## cordic_sin_cos
module cordic_sin_cos(clk,rst,target_angle,x_res,y_res);
 input clk,rst;   
 input signed [19:0] target_angle;    
 output reg signed [19:0] x_res;  
 output reg signed [19:0] y_res;  
 wire signed [19:0] x_res_comb;  
 wire signed [19:0] y_res_comb;  
 reg signed [19:0] x [9:0];   
 reg signed [19:0] y [9:0];   
 wire signed[19:0] arc_tan [8:0];   
 reg  signed[19:0] z[8:0];   
 reg  d[8:0];  
 wire signed [19:0] target_angle_conv;   
 wire [2:0] quadrant_loc;  
 assign arc_tan[0] = {{6{1'b0}},10'b0000101101,4'b0000};    
 assign arc_tan[1] = {{6{1'b0}},10'b0000011010,4'b1001};    
 assign arc_tan[2] = {{6{1'b0}},10'b0000001110,4'b0000};    
 assign arc_tan[3] = {{6{1'b0}},10'b0000000111,4'b0010};    
 assign arc_tan[4] = {{6{1'b0}},10'b0000000011,4'b1001};    
 assign arc_tan[5] = {{6{1'b0}},10'b0000000001,4'b1100};    
 assign arc_tan[6] = {{6{1'b0}},10'b0000000000,4'b1110};    
 assign arc_tan[7] = {{6{1'b0}},10'b0000000000,4'b0111};    
 assign arc_tan[8] = {{6{1'b0}},10'b0000000000,4'b0011};    
  ...
For scale: ~3100 cells after synthesis, ~62 I/O pins.
Settings: LEC_CHECK=0, CAP_MARGIN=20, CELL_PAD_IN_SITES_GLOBAL_PLACEMENT=1, CORE_MARGIN=2, CORE_UTILIZATION=40, GPL_TIMING_DRIVEN=1, SLEW_MARGIN=35, TNS_END_PERCENT=80; clock period 31.3 ns.
run.sh (not shown) runs the stock make flow with config.mk's settings and CLKGATE_MAP_FILE=.
The first run ran to the end with no violations.
Change:
Settings changed: CELL_PAD_IN_SITES_GLOBAL_PLACEMENT 1 to not set, GPL_TIMING_DRIVEN 1 to not set, SLEW_MARGIN 35 to 20, TNS_END_PERCENT 80 to not set.
Clock period 31.3 ns to 35.0 ns, I/O delays scaled along.
=> Wire length decreases by 13%; flip-flop count stays the same; hold slack is better by 0.72 ns; synthesized area is unchanged; design area decreases by 8.1%; critical path depth increases by 9; sequential share of layout area went up by 0.26 points.
Change:
Settings changed: CAP_MARGIN 20 to 0, CELL_PAD_IN_SITES_DETAIL_PLACEMENT set to 1, CELL_PAD_IN_SITES_GLOBAL_PLACEMENT set to 1, CORE_MARGIN 2 to 7, CTS_CLUSTER_DIAMETER set to 319, GPL_TIMING_DRIVEN set to 0.
Outcome:
- The new run ran to the end with no violations
- sequential share of layout area falls by 0.11 points
- fmax falls slightly
- global-route usage rises by 3.4 points
- final cell count rises slightly
Change:
Settings changed: CAP_MARGIN 0 to 20, CELL_PAD_IN_SITES_DETAIL_PLACEMENT 1 to not set, CELL_PAD_IN_SITES_GLOBAL_PLACEMENT 1 to not set, CORE_MARGIN 7 to 2, CORE_UTILIZATION 40 to 65, CTS_CLUSTER_DIAMETER 319 to not set, GPL_TIMING_DRIVEN 0 to not set.
Clock period 35.0 ns to 27.5 ns, I/O delays scaled along.
With this change the flow died in clock tree synthesis (4_1_cts) with DPL-0033; synthesized area is unchanged; die area came out lower by 43%; synthesized cell count does not change.

* * *

wip/umber:
Starting RTL as in the previous note.
export LEC_CHECK = 0
export ABC_AREA = 1
export CAP_MARGIN = 20
export CORE_MARGIN = 2
export CORE_UTILIZATION = 72
export CTS_CLUSTER_DIAMETER = 395
export CTS_CLUSTER_SIZE = 100
export PLACE_DENSITY_LB_ADDON = 0.04
export SETUP_SLACK_MARGIN = 1.01
export SLEW_MARGIN = 20
export TNS_END_PERCENT = 5
create_clock -name core_clock -period 14.2 [get_ports {clk}]
wip/umber did not make it past 3_5_place_dp, where a tool error ended it.
#### Input delta (wip/maple over wip/umber)
==> flow/config.mk <==
export PLATFORM = sky130hd
export DESIGN_NAME = cordic_sin_cos
export DESIGN_NICKNAME = cordic_sin_cos
export VERILOG_FILES = /design/flow/design.v
export SDC_FILE = /design/flow/constraint.sdc
export NUM_CORES = 4
export LEC_CHECK = 0
export CAP_MARGIN = 20
export CORE_MARGIN = 2
export CORE_UTILIZATION = 64
export SLEW_MARGIN = 20
==> flow/constraint.sdc <==
create_clock -name core_clock -period 17.5 [get_ports {clk}]
set_input_delay 3.5000 -clock core_clock [delete_from_list [all_inputs] [get_ports {clk}]]
set_output_delay 3.5000 -clock core_clock [all_outputs]
set_load 0.01 [all_outputs]
Notes after the runs:
The number of standard-cell rows in the floorplan of wip/maple is higher than that of wip/umber.
Cmp wip/maple vs wip/umber: count of mapped cells out of synthesis lower in wip/maple
When wip/maple is measured against wip/umber, its post-synthesis compound-gate area fraction turns out 9.8 points higher.
What ended wip/maple was a tool error in 3_5_place_dp; the run never finished.
Changes observed in wip/maple relative to wip/umber: mux cell area share after synthesis up 1.4 points, area share of fa/ha/maj cells after synthesis up 0.27 points.
Die area: wip/maple > wip/umber
Fraction of registers with async set/reset of wip/maple is on par with wip/umber.
Going from wip/umber to wip/maple, post-synthesis cell area went down by about 1.1%; summed standard-cell area reported by yosys went down by about 1.1%; last weighted congestion value of the routability-driven placer went down by about 3%.

* * *

## run A
cordic_sin_cos again, from the RTL that the note above started with.
==> flow/design.v (excerpt) <==
module cordic_sin_cos(clk,rst,target_angle,x_res,y_res);
 input clk,rst;   
 input signed [19:0] target_angle;    
 output reg signed [19:0] x_res;  
 output reg signed [19:0] y_res;  
 wire signed [19:0] x_res_comb;  
 wire signed [19:0] y_res_comb;  
 reg signed [19:0] x [9:0];   
 reg signed [19:0] y [9:0];   
 wire signed[19:0] arc_tan [8:0];   
 reg  signed[19:0] z[8:0];   
 reg  d[8:0];  
 wire signed [19:0] target_angle_conv;   
 wire [2:0] quadrant_loc;  
 assign arc_tan[0] = {{6{1'b0}},10'b0000101101,4'b0000};    
 assign arc_tan[1] = {{6{1'b0}},10'b0000011010,4'b1001};    
 assign arc_tan[2] = {{6{1'b0}},10'b0000001110,4'b0000};    
 assign arc_tan[3] = {{6{1'b0}},10'b0000000111,4'b0010};    
 assign arc_tan[4] = {{6{1'b0}},10'b0000000011,4'b1001};    
 assign arc_tan[5] = {{6{1'b0}},10'b0000000001,4'b1100};    
 assign arc_tan[6] = {{6{1'b0}},10'b0000000000,4'b1110};    
  ...
==> flow/config.mk <==
export PLATFORM = sky130hd
export DESIGN_NAME = cordic_sin_cos
export DESIGN_NICKNAME = cordic_sin_cos
export VERILOG_FILES = /design/flow/design.v
export SDC_FILE = /design/flow/constraint.sdc
export NUM_CORES = 4
export LEC_CHECK = 0
export CAP_MARGIN = 35
export CELL_PAD_IN_SITES_DETAIL_PLACEMENT = 2
export CELL_PAD_IN_SITES_GLOBAL_PLACEMENT = 2
export CORE_MARGIN = 2
export CORE_UTILIZATION = 37
export CTS_CLUSTER_DIAMETER = 136
export GPL_TIMING_DRIVEN = 0
export MIN_ROUTING_LAYER = met2
export PLACE_DENSITY_LB_ADDON = 0.21
export SETUP_SLACK_MARGIN = 0.31
export SLEW_MARGIN = 30
export TNS_END_PERCENT = 80
==> flow/constraint.sdc <==
create_clock -name core_clock -period 44.8 [get_ports {clk}]
set_input_delay 8.9600 -clock core_clock [delete_from_list [all_inputs] [get_ports {clk}]]
set_output_delay 8.9600 -clock core_clock [all_outputs]
set_load 0.01 [all_outputs]
Both conditions hold for run A: the flow ran to the end and the final layout passed the timing, DRC and antenna checks.
#### Input delta (run B over run A)
==> flow/config.mk <==
export PLATFORM = sky130hd
export DESIGN_NAME = cordic_sin_cos
export DESIGN_NICKNAME = cordic_sin_cos
export VERILOG_FILES = /design/flow/design.v
export SDC_FILE = /design/flow/constraint.sdc
export NUM_CORES = 4
export LEC_CHECK = 0
export CAP_MARGIN = 35
export CORE_MARGIN = 2
export CORE_UTILIZATION = 70
export CTS_CLUSTER_SIZE = 18
export PLACE_DENSITY = 0.79
export SLEW_MARGIN = 20
==> flow/constraint.sdc <==
create_clock -name core_clock -period 17.5 [get_ports {clk}]
set_input_delay 3.5000 -clock core_clock [delete_from_list [all_inputs] [get_ports {clk}]]
set_output_delay 3.5000 -clock core_clock [all_outputs]
set_load 0.01 [all_outputs]
Comparing run A against run B, there is no change at all in post-synthesis sequential area ratio. Looking only at total core area, and setting everything else aside, the higher value of run A and run B goes to run A. Run B: aborted in 3_5_place_dp (tool error). Going from run A to run B, overall die width shrank by more than a quarter.
Modified inputs, run C compared to run B
-- flow/config.mk --
<<< run B, line 7
export LEC_CHECK = 0
export CAP_MARGIN = 35
export CORE_MARGIN = 2
export CORE_UTILIZATION = 70
export CTS_CLUSTER_SIZE = 18
export PLACE_DENSITY = 0.79
export SLEW_MARGIN = 20
>>> run C, line 7
export LEC_CHECK = 0
export CAP_MARGIN = 5
export CORE_MARGIN = 2
export CORE_UTILIZATION = 32
export SLEW_MARGIN = 20
export TNS_END_PERCENT = 20
==> flow/constraint.sdc <==
create_clock -name core_clock -period 35.0 [get_ports {clk}]
set_input_delay 7.0000 -clock core_clock [delete_from_list [all_inputs] [get_ports {clk}]]
set_output_delay 7.0000 -clock core_clock [all_outputs]
set_load 0.01 [all_outputs]
- Summary of run C over run B: die area has increased; width of the die increased by 86 um relative to the old numbers; synthesized cell count was more or less identical.
- Run C ran to completion and came out clean on the timing, DRC and antenna checks.
diff inputs: run C => run D
-- flow/config.mk --
<<< run C, line 7
export LEC_CHECK = 0
export CAP_MARGIN = 5
export CORE_MARGIN = 2
export CORE_UTILIZATION = 32
export SLEW_MARGIN = 20
export TNS_END_PERCENT = 20
>>> run D, line 7
export LEC_CHECK = 0
export CAP_MARGIN = 25
export CELL_PAD_IN_SITES_GLOBAL_PLACEMENT = 3
export CORE_MARGIN = 2
export CORE_UTILIZATION = 40
export SLEW_MARGIN = 20
Notes after the runs:
[compare] base=run C new=run D: sequential fraction of total cell area saw little to no change; setup slack saw an increase. As far as total negative slack for setup checks goes, run C and run D are indistinguishable; the numbers are identical. Run C → run D: clock tree cell share of total cell area about even; minimum period implied by the final worst setup slack fell 51 ps; design area fell 0.44%; fraction of met3 tracks used by global routing rose 0.47 points. Number of optimization iterations in the first detailed-route pass came out lower on run D than on run C. Wire: run D routes more than run C.
diff inputs: run D => run E
-- flow/config.mk --
<<< run D, line 8
export CAP_MARGIN = 25
export CELL_PAD_IN_SITES_GLOBAL_PLACEMENT = 3
export CORE_MARGIN = 2
export CORE_UTILIZATION = 40
export SLEW_MARGIN = 20
>>> run E, line 8
export CAP_MARGIN = 25
export CORE_ASPECT_RATIO = 1.75
export CORE_MARGIN = 2
export CORE_UTILIZATION = 32
export HOLD_SLACK_MARGIN = 0.3
export SETUP_SLACK_MARGIN = -0.85
export SLEW_MARGIN = 10
export TNS_END_PERCENT = 20
--- outcome ---
Non-filler instance count after layout is lower on run D
Delta (run E minus run D): global-route wire length before repair shows a reduction of 0.95%, overall fraction of global-route tracks in use now sits lower, growth of design area from synthesis to finish fell by 0.47 points, achievable frequency down 2.1%.
--- input diff run E..run F ---
==> flow/config.mk <==
export PLATFORM = sky130hd
export DESIGN_NAME = cordic_sin_cos
export DESIGN_NICKNAME = cordic_sin_cos
export VERILOG_FILES = /design/flow/design.v
export SDC_FILE = /design/flow/constraint.sdc
export NUM_CORES = 4
export LEC_CHECK = 0
export CAP_MARGIN = 0
export CELL_PAD_IN_SITES_DETAIL_PLACEMENT = 1
export CELL_PAD_IN_SITES_GLOBAL_PLACEMENT = 1
export CORE_MARGIN = 7
export CORE_UTILIZATION = 40
export CTS_CLUSTER_DIAMETER = 319
export CTS_CLUSTER_SIZE = 67
export GPL_ROUTABILITY_DRIVEN = 1
export GPL_TIMING_DRIVEN = 0
export SLEW_MARGIN = 10
Findings:
The final layouts of run F and run E pass the timing, DRC and antenna checks.
| worst setup slack | run F vs run E | 400 ps higher |
Run F vs run E on total wire length: run F is the higher one.
Run F: final-layout clock buffer total is 1 higher than what run E reported.
Between run E and run F, final critical path time including I/O delays and setup decreased.
In the reports for run F and run E, the smaller critical path depth in cells belongs to run F.
From run F to run E, proportion of synthesized area in mux cells did not move at all.
For the overall global routing resource usage, run F came in 5.3 points higher than run E did.
